run 1:
// alu_top
module alu_top #(
    parameter A_WIDTH_TOP = 16,
    parameter B_WIDTH_TOP = 16
) (
    input   CLK,rst,
    input   [3 : 0] ALU_FUNC,
    input   [A_WIDTH_TOP - 1 : 0] A,
    input   [B_WIDTH_TOP - 1 : 0] B,
    output  [A_WIDTH_TOP + B_WIDTH_TOP - 1 : 0] Arith_OUT, Logic_OUT, CMP_OUT,Shift_OUT,
    output  Carry_OUT, Arith_Flag, Logic_Flag, CMP_Flag, Shift_Flag
);
Size in the first run: roughly 5700 cells after synthesis, about 73 flip-flops, roughly 170 I/O pins, roughly 37000 um2 of cells after synthesis.
Settings: LEC_CHECK=0, ABC_AREA=1, CAP_MARGIN=20, CORE_MARGIN=2, CORE_UTILIZATION=72, CTS_CLUSTER_SIZE=100, PLACE_DENSITY_LB_ADDON=0.02, SLEW_MARGIN=20; clock period 126.0 ns.
run.sh (not shown) runs the stock make flow with config.mk's settings and CLKGATE_MAP_FILE=.
Modified inputs, run 2 compared to run 1
diff --git a/flow/config.mk b/flow/config.mk
--- a/flow/config.mk
+++ b/flow/config.mk
@@ -6,9 +6,8 @@
 export NUM_CORES = 4
 export LEC_CHECK = 0
-export ABC_AREA = 1
 export CAP_MARGIN = 20
 export CORE_MARGIN = 2
-export CORE_UTILIZATION = 72
-export CTS_CLUSTER_SIZE = 100
+export CORE_UTILIZATION = 65
 export PLACE_DENSITY_LB_ADDON = 0.02
 export SLEW_MARGIN = 20
+export TNS_END_PERCENT = 10
==> flow/constraint.sdc <==
create_clock -name core_clock -period 130.0 [get_ports {CLK}]
set_input_delay 26.0000 -clock core_clock [delete_from_list [all_inputs] [get_ports {CLK}]]
set_output_delay 26.0000 -clock core_clock [all_outputs]
set_load 0.01 [all_outputs]
==> comparison <==
Diff run 1 -> run 2: arrival time reported for the critical path endpoint saw an increase, worst setup slack decreased 2.30 ns, latest clock arrival within the worst-skew pair about even.
Looking at slowest cell on the critical path, the sky130_fd_sc_hd__a21oi_1 result is from run 2; the sky130_fd_sc_hd__a221oi_1 one comes from run 1.
Run 1 → run 2: number of unique standard cell types used by synthesis went up 60, detailed-route wire length moved up.
--- input diff run 2..run 3 ---
==> flow/config.mk <==
export PLATFORM = sky130hd
export DESIGN_NAME = alu_top
export DESIGN_NICKNAME = alu_top
export VERILOG_FILES = /design/flow/design.v
export SDC_FILE = /design/flow/constraint.sdc
export NUM_CORES = 4
export LEC_CHECK = 0
export ABC_AREA = 1
export CAP_MARGIN = 15
export CORE_MARGIN = 2
export CORE_UTILIZATION = 71
export CTS_CLUSTER_DIAMETER = 323
export CTS_CLUSTER_SIZE = 59
export MAX_ROUTING_LAYER = met4
export PLACE_DENSITY = 0.66
export SLEW_MARGIN = 20
[summary]
Taking run 2 over run 3, the count of distinct cell types in the synthesized netlist ratio works out to 1.8.
When the final numbers for run 2 and run 3 were put side by side, the cell count after synthesis turned out to be greater in run 3.
From run 2 to run 3 the numbers moved as follows: met3 routing resource usage after global routing higher, placed cell count increased by 894 relative to the old numbers, count of inverters other than clock inverters in the layout moved up.
Run 3 vs run 2: area fraction in compound gates down
Run comparison: run 3 top routing layer in use met4; run 2 top routing layer in use met5

---

alu_top again, from the RTL that the note above started with.
clock: 102.0 ns
lec_check: 0
abc_area: 1
cap_margin: 15
core_margin: 2
core_utilization: 72
cts_cluster_diameter: 261
cts_cluster_size: 41
hold_slack_margin: -0.08
max_routing_layer: met4
min_routing_layer: met1
setup_slack_margin: 5.0
slew_margin: 20
tns_end_percent: 25
Next try:
ABC_AREA = 0   (was 1)
CTS_CLUSTER_SIZE = 68   (was 41)
HOLD_SLACK_MARGIN = -0.09   (was -0.08)
PLACE_DENSITY = 0.66   (was unset)
TNS_END_PERCENT = 5   (was 25)
clock period = 96.1 ns   (was 102.0 ns; I/O delays follow)
This time the run ended with an error in 5_1_grt.
Synthesized area drops by about 3%.
Die size drops by 3.0%.
Synthesized cell count drops by about 17%.
Next try:
CORE_UTILIZATION = 66   (was 72)
HOLD_SLACK_MARGIN = unset   (was -0.09)
PLACE_DENSITY = 0.61   (was 0.66)
TNS_END_PERCENT = 25   (was 5)
clock period = 102.0 ns   (was 96.1 ns; I/O delays follow)
Outcome:
- With this change the flow finished with timing, DRC and antenna clean
- area after synthesis stays the same
- die size climbs by 8.9%
- synthesized cell count stays the same
Next try:
CORE_ASPECT_RATIO = 0.5   (was unset)
CORE_UTILIZATION = 35   (was 66)
CTS_CLUSTER_SIZE = 98   (was 68)
MAX_ROUTING_LAYER = unset   (was met4)
PLACE_DENSITY = unset   (was 0.61)
PLACE_DENSITY_LB_ADDON = 0.01   (was unset)
SLEW_MARGIN = 25   (was 20)
clock period = 166.0 ns   (was 102.0 ns; I/O delays follow)
Sequential cell count is unchanged.
Global-route usage is lower by 20 points.
Final cell count climbs by 5.9%.
Core utilization is lower by 41 points.
Design area decreases by 8.2%.
Sequential share of layout area went up by 0.38 points.
Die size goes up by 87%.
Via count fell by 9.1%.
Register-to-register slack is better by 63 ns.

---

Setup of alpha:
alu_top again, from the RTL that the note above started with.
clock: 166.0 ns
lec_check: 0
abc_area: 1
cap_margin: 15
core_aspect_ratio: 0.57
core_margin: 8
core_utilization: 35
cts_cluster_diameter: 212
cts_cluster_size: 93
gpl_routability_driven: 0
gpl_timing_driven: 0
min_routing_layer: met1
place_density: 0.41
setup_slack_margin: 5.0
slew_margin: 0
tns_end_percent: 25
alpha: no failed stages, no open violations at the end
Setup changes, alpha to beta
Settings: ABC_AREA changed from 1 to 0; CORE_MARGIN changed from 8 to 2; GPL_ROUTABILITY_DRIVEN removed (was 0); CTS_CLUSTER_DIAMETER changed from 212 to 261; CORE_ASPECT_RATIO removed (was 0.57); CTS_CLUSTER_SIZE changed from 93 to 98; PLACE_DENSITY changed from 0.41 to 0.77; GPL_TIMING_DRIVEN removed (was 0).
Diff alpha -> beta: placed standard-cell area fell 2100 µm², detailed-route wire length fell by about 16%, non-clock buffer count lower, die size went down, y dimension of the die went up 24%.
The following lists how gamma was set up differently from beta:
Settings: a change of CTS_CLUSTER_SIZE from 98 to 93; a deleted PLACE_DENSITY that had been 0.77; a change of CORE_UTILIZATION from 35 to 66; a change of the clock period (ns, I/O delays scaled along) from 166.0 to 136.0.
Findings:
- Looking only at half-perimeter wire length after placement, and setting everything else aside, the higher value of beta and gamma goes to beta.
- Cmp gamma vs beta: fraction of met1 tracks used by global routing higher in gamma
- Between gamma and beta, the sequential share of layout area figures differ only marginally.
- | minimum hold slack | gamma vs beta | ≈ equal |
- Diff beta..gamma | number of hold violations in the final report | unchanged
- Measured against each other, beta and gamma differ in non-clock buffer count, the higher figure coming from beta.
Input-level comparison between delta and gamma:
Settings: CAP_MARGIN now 20, was 15; SLEW_MARGIN now 20, was 0; SETUP_SLACK_MARGIN no longer set, was 5.0; ABC_AREA no longer set, was 0; TNS_END_PERCENT no longer set, was 25; CTS_CLUSTER_DIAMETER no longer set, was 261; CTS_CLUSTER_SIZE no longer set, was 93; CORE_UTILIZATION now 29, was 66; MIN_ROUTING_LAYER no longer set, was met1; the clock period (ns, I/O delays scaled along) now 131.0, was 136.0.
Findings:
- When delta is measured against gamma, its number of vias per cell turns out 16% lower.
- Compared with gamma, delta shows a lower routed length on met3.
- Looking at highest metal layer used by the detailed router, the met4 result is from delta; the met5 one comes from gamma.
- Clock-buffer cell count: higher on delta

---

Starting RTL as in the previous note.
Settings: LEC_CHECK=0, CAP_MARGIN=20, CELL_PAD_IN_SITES_DETAIL_PLACEMENT=2, CORE_ASPECT_RATIO=0.71, CORE_MARGIN=2, CORE_UTILIZATION=40, GPL_ROUTABILITY_DRIVEN=0, MIN_ROUTING_LAYER=met2, SLEW_MARGIN=20, TNS_END_PERCENT=90; clock period 130.0 ns.
The baseline failed in global routing.
Next try:
Settings changed: ABC_AREA set to 1, CORE_MARGIN 2 to 3, MIN_ROUTING_LAYER met2 to met1.
=> With this change the flow aborted during detailed placement, error DPL-0033; die area climbs by about 4.4%; synthesized cell count rose by about 20%; area after synthesis came out higher by 3.1%.
Next try:
Settings changed: CELL_PAD_IN_SITES_DETAIL_PLACEMENT 2 to not set, CORE_ASPECT_RATIO 0.71 to not set, CORE_MARGIN 3 to 2, CTS_CLUSTER_DIAMETER set to 258, CTS_CLUSTER_SIZE set to 98, GPL_ROUTABILITY_DRIVEN 0 to not set, MIN_ROUTING_LAYER met1 to not set, PLACE_DENSITY_LB_ADDON set to 0.01, TNS_END_PERCENT 90 to 5.
After rerunning:
- The changed run finished with timing, DRC and antenna clean
- die size falls by 1.3%
- synthesized cell count stays the same
- synthesized area does not change
Next try:
Settings changed: ABC_AREA 1 to not set, CORE_ASPECT_RATIO set to 0.5, CORE_UTILIZATION 40 to 65, CTS_CLUSTER_DIAMETER 258 to not set, CTS_CLUSTER_SIZE 98 to 100, PLACE_DENSITY_LB_ADDON 0.01 to 0.02, TNS_END_PERCENT 5 to 10.
Outcome: Design area falls by 3.9%. Worst setup slack gets worse by 7.0 ns. Non-clock buffer count came out higher by 6. Area after synthesis went down by 3.0%.
Next try:
Settings changed: CORE_ASPECT_RATIO 0.5 to not set, CORE_UTILIZATION 65 to 40, CTS_CLUSTER_SIZE 100 to not set, PLACE_DENSITY_LB_ADDON 0.02 to not set, TNS_END_PERCENT 10 to not set.
Effect:
- The new run finished clean
- non-clock buffer count climbs by 1
- wire length went down slightly
- die area grows by well over a third
- global-route usage is lower by 16 points
- count of clock-buffer cells in the layout rose by 1
- synthesized cell count stays the same
- flip-flop count stays the same
- core utilization came out lower by 27 points
- design area grows slightly
- final cell count increases by a little under a tenth

---

Starting RTL as in the previous note.
export LEC_CHECK = 0
export ABC_AREA = 1
export CAP_MARGIN = 20
export CORE_MARGIN = 2
export CORE_UTILIZATION = 67
export CTS_CLUSTER_DIAMETER = 284
export CTS_CLUSTER_SIZE = 100
export PLACE_DENSITY = 0.4
export SLEW_MARGIN = 20
export TNS_END_PERCENT = 5
create_clock -name core_clock -period 92.9 [get_ports {CLK}]
The starting point passed the timing, design-rule and antenna checks.
Then changed:
--- a/flow/config.mk
+++ b/flow/config.mk
@@ -9,8 +9,6 @@
 export CAP_MARGIN = 20
 export CORE_MARGIN = 2
-export CORE_UTILIZATION = 67
-export CTS_CLUSTER_DIAMETER = 284
+export CORE_UTILIZATION = 72
 export CTS_CLUSTER_SIZE = 100
 export PLACE_DENSITY = 0.4
 export SLEW_MARGIN = 20
-export TNS_END_PERCENT = 5
==> flow/constraint.sdc (replaced) <==
create_clock -name core_clock -period 126.0 [get_ports {CLK}]
set_input_delay 25.2000 -clock core_clock [delete_from_list [all_inputs] [get_ports {CLK}]]
set_output_delay 25.2000 -clock core_clock [all_outputs]
set_load 0.01 [all_outputs]
Outcome: Critical path depth goes up by 6. Global-route usage goes up by 0.22 points. Worst setup slack improves by 9.1 ns. Core utilization goes down by 7.0 points. Sequential share of layout area goes up by 0.69 points. Die area goes down by a few percent.
Then changed:
--- a/flow/config.mk
+++ b/flow/config.mk
@@ -9,6 +9,6 @@
 export CAP_MARGIN = 20
 export CORE_MARGIN = 2
-export CORE_UTILIZATION = 72
+export CORE_UTILIZATION = 62
+export CTS_CLUSTER_DIAMETER = 205
 export CTS_CLUSTER_SIZE = 100
-export PLACE_DENSITY = 0.4
 export SLEW_MARGIN = 20
==> flow/constraint.sdc (replaced) <==
create_clock -name core_clock -period 69.2 [get_ports {CLK}]
set_input_delay 13.8400 -clock core_clock [delete_from_list [all_inputs] [get_ports {CLK}]]
set_output_delay 13.8400 -clock core_clock [all_outputs]
set_load 0.01 [all_outputs]
This time the run failed in global routing with ODB-0269.
Die size increases by 16%.
Synthesized cell count is unchanged.
Area after synthesis is unchanged.
Then changed:
==> flow/config.mk (replaced) <==
export PLATFORM = sky130hd
export DESIGN_NAME = alu_top
export DESIGN_NICKNAME = alu_top
export VERILOG_FILES = /design/flow/design.v
export SDC_FILE = /design/flow/constraint.sdc
export NUM_CORES = 4
export LEC_CHECK = 0
export CAP_MARGIN = 20
export CORE_MARGIN = 2
export CORE_UTILIZATION = 12
export SLEW_MARGIN = 20
==> flow/constraint.sdc (replaced) <==
create_clock -name core_clock -period 204.0 [get_ports {CLK}]
set_input_delay 40.8000 -clock core_clock [delete_from_list [all_inputs] [get_ports {CLK}]]
set_output_delay 40.8000 -clock core_clock [all_outputs]
set_load 0.01 [all_outputs]
Result: With this change the flow completed with no timing, DRC or antenna violations. Die area climbs to 4.9 times its value. Synthesized area went down by 3.0%. Synthesized cell count drops by 17%.
Then changed:
--- a/flow/config.mk
+++ b/flow/config.mk
@@ -8,4 +8,6 @@
 export CAP_MARGIN = 20
 export CORE_MARGIN = 2
-export CORE_UTILIZATION = 12
+export CORE_UTILIZATION = 70
+export CTS_CLUSTER_DIAMETER = 134
+export MAX_ROUTING_LAYER = met4
 export SLEW_MARGIN = 20
==> flow/constraint.sdc (replaced) <==
create_clock -name core_clock -period 97.7 [get_ports {CLK}]
set_input_delay 19.5400 -clock core_clock [delete_from_list [all_inputs] [get_ports {CLK}]]
set_output_delay 19.5400 -clock core_clock [all_outputs]
set_load 0.01 [all_outputs]
- This time the run finished but failed the layout checks on negative setup slack
- routed wire length fell by a few percent
- via count rose by roughly a tenth
- setup slack loses 67 ns
- worst hold slack stays flat
- die size fell by well over a third
- final area rose by a few percent
- critical path depth rose by 16
- first-iteration DRC count rose by well over a third
- non-clock buffer count rose by 384
Then changed:
--- a/flow/config.mk
+++ b/flow/config.mk
@@ -8,6 +8,5 @@
 export CAP_MARGIN = 20
 export CORE_MARGIN = 2
-export CORE_UTILIZATION = 70
-export CTS_CLUSTER_DIAMETER = 134
+export CORE_UTILIZATION = 65
 export MAX_ROUTING_LAYER = met4
 export SLEW_MARGIN = 20
==> flow/constraint.sdc (replaced) <==
create_clock -name core_clock -period 105.0 [get_ports {CLK}]
set_input_delay 21.0000 -clock core_clock [delete_from_list [all_inputs] [get_ports {CLK}]]
set_output_delay 21.0000 -clock core_clock [all_outputs]
set_load 0.01 [all_outputs]
Result: The changed run produced a clean layout. Design area fell by about 4.4%. Die size rose by 7.6%. Hold slack is worse by 0.0086 ns. Critical path depth fell by 1. Clock-buffer cell count stays the same. Utilization fell by 9.5 points. Non-clock buffer count fell by 130. Cell count fell by 1.1%. Synthesized area is unchanged.

---

## lane 1
alu_top again, from the RTL that the note above started with.
Settings: LEC_CHECK=0, ABC_AREA=1, CAP_MARGIN=20, CORE_MARGIN=2, CORE_UTILIZATION=72, CTS_CLUSTER_DIAMETER=392, CTS_CLUSTER_SIZE=100, PLACE_DENSITY=0.4, SLEW_MARGIN=20, TNS_END_PERCENT=10; clock period 87.9 ns.
Lane 1 -> stages 100% | layout checks FAIL | setup timing
> inputs changed (lane 1 -> lane 2)
Settings: removing TNS_END_PERCENT (formerly 10); removing PLACE_DENSITY (formerly 0.4); removing CTS_CLUSTER_DIAMETER (formerly 392); removing CTS_CLUSTER_SIZE (formerly 100); removing ABC_AREA (formerly 1); changing CORE_UTILIZATION from 72 to 23; changing the clock period (ns, I/O delays scaled along) from 87.9 to 124.0.
Notes after the runs:
Both conditions hold for lane 2: the flow ran to the end and the final layout passed the timing, design-rule and antenna checks.
Summed standard-cell area reported by yosys (lane 2 vs. lane 1) decreases by a few percent
Sort lane 2 and lane 1 by area of all placed cells without fillers, descending, and lane 1 comes first.
Global-route usage over all layers: lane 2 vs lane 1 down 28 points
Lane 2 against lane 1: wire length on met1 increased about 19%, routed wire length increased by 1.8% relative to the old numbers, post-route clock period utilization now sits lower.
### lane 2 -> lane 3
Settings: swapping 23 for 40 in CORE_UTILIZATION.
==> comparison <==
- Cmp lane 2 and lane 3 / period utilization / higher: lane 2
- Die size: lane 3 is under lane 2
- Lane 3 vs. lane 2: global routing met2 resource utilization went up by 16 points; critical path depth went down by about 0.5%.
- Going from lane 2 to lane 3, non-filler instance count after layout shrank by about 13%; global route total overflow now sits at about the same level.
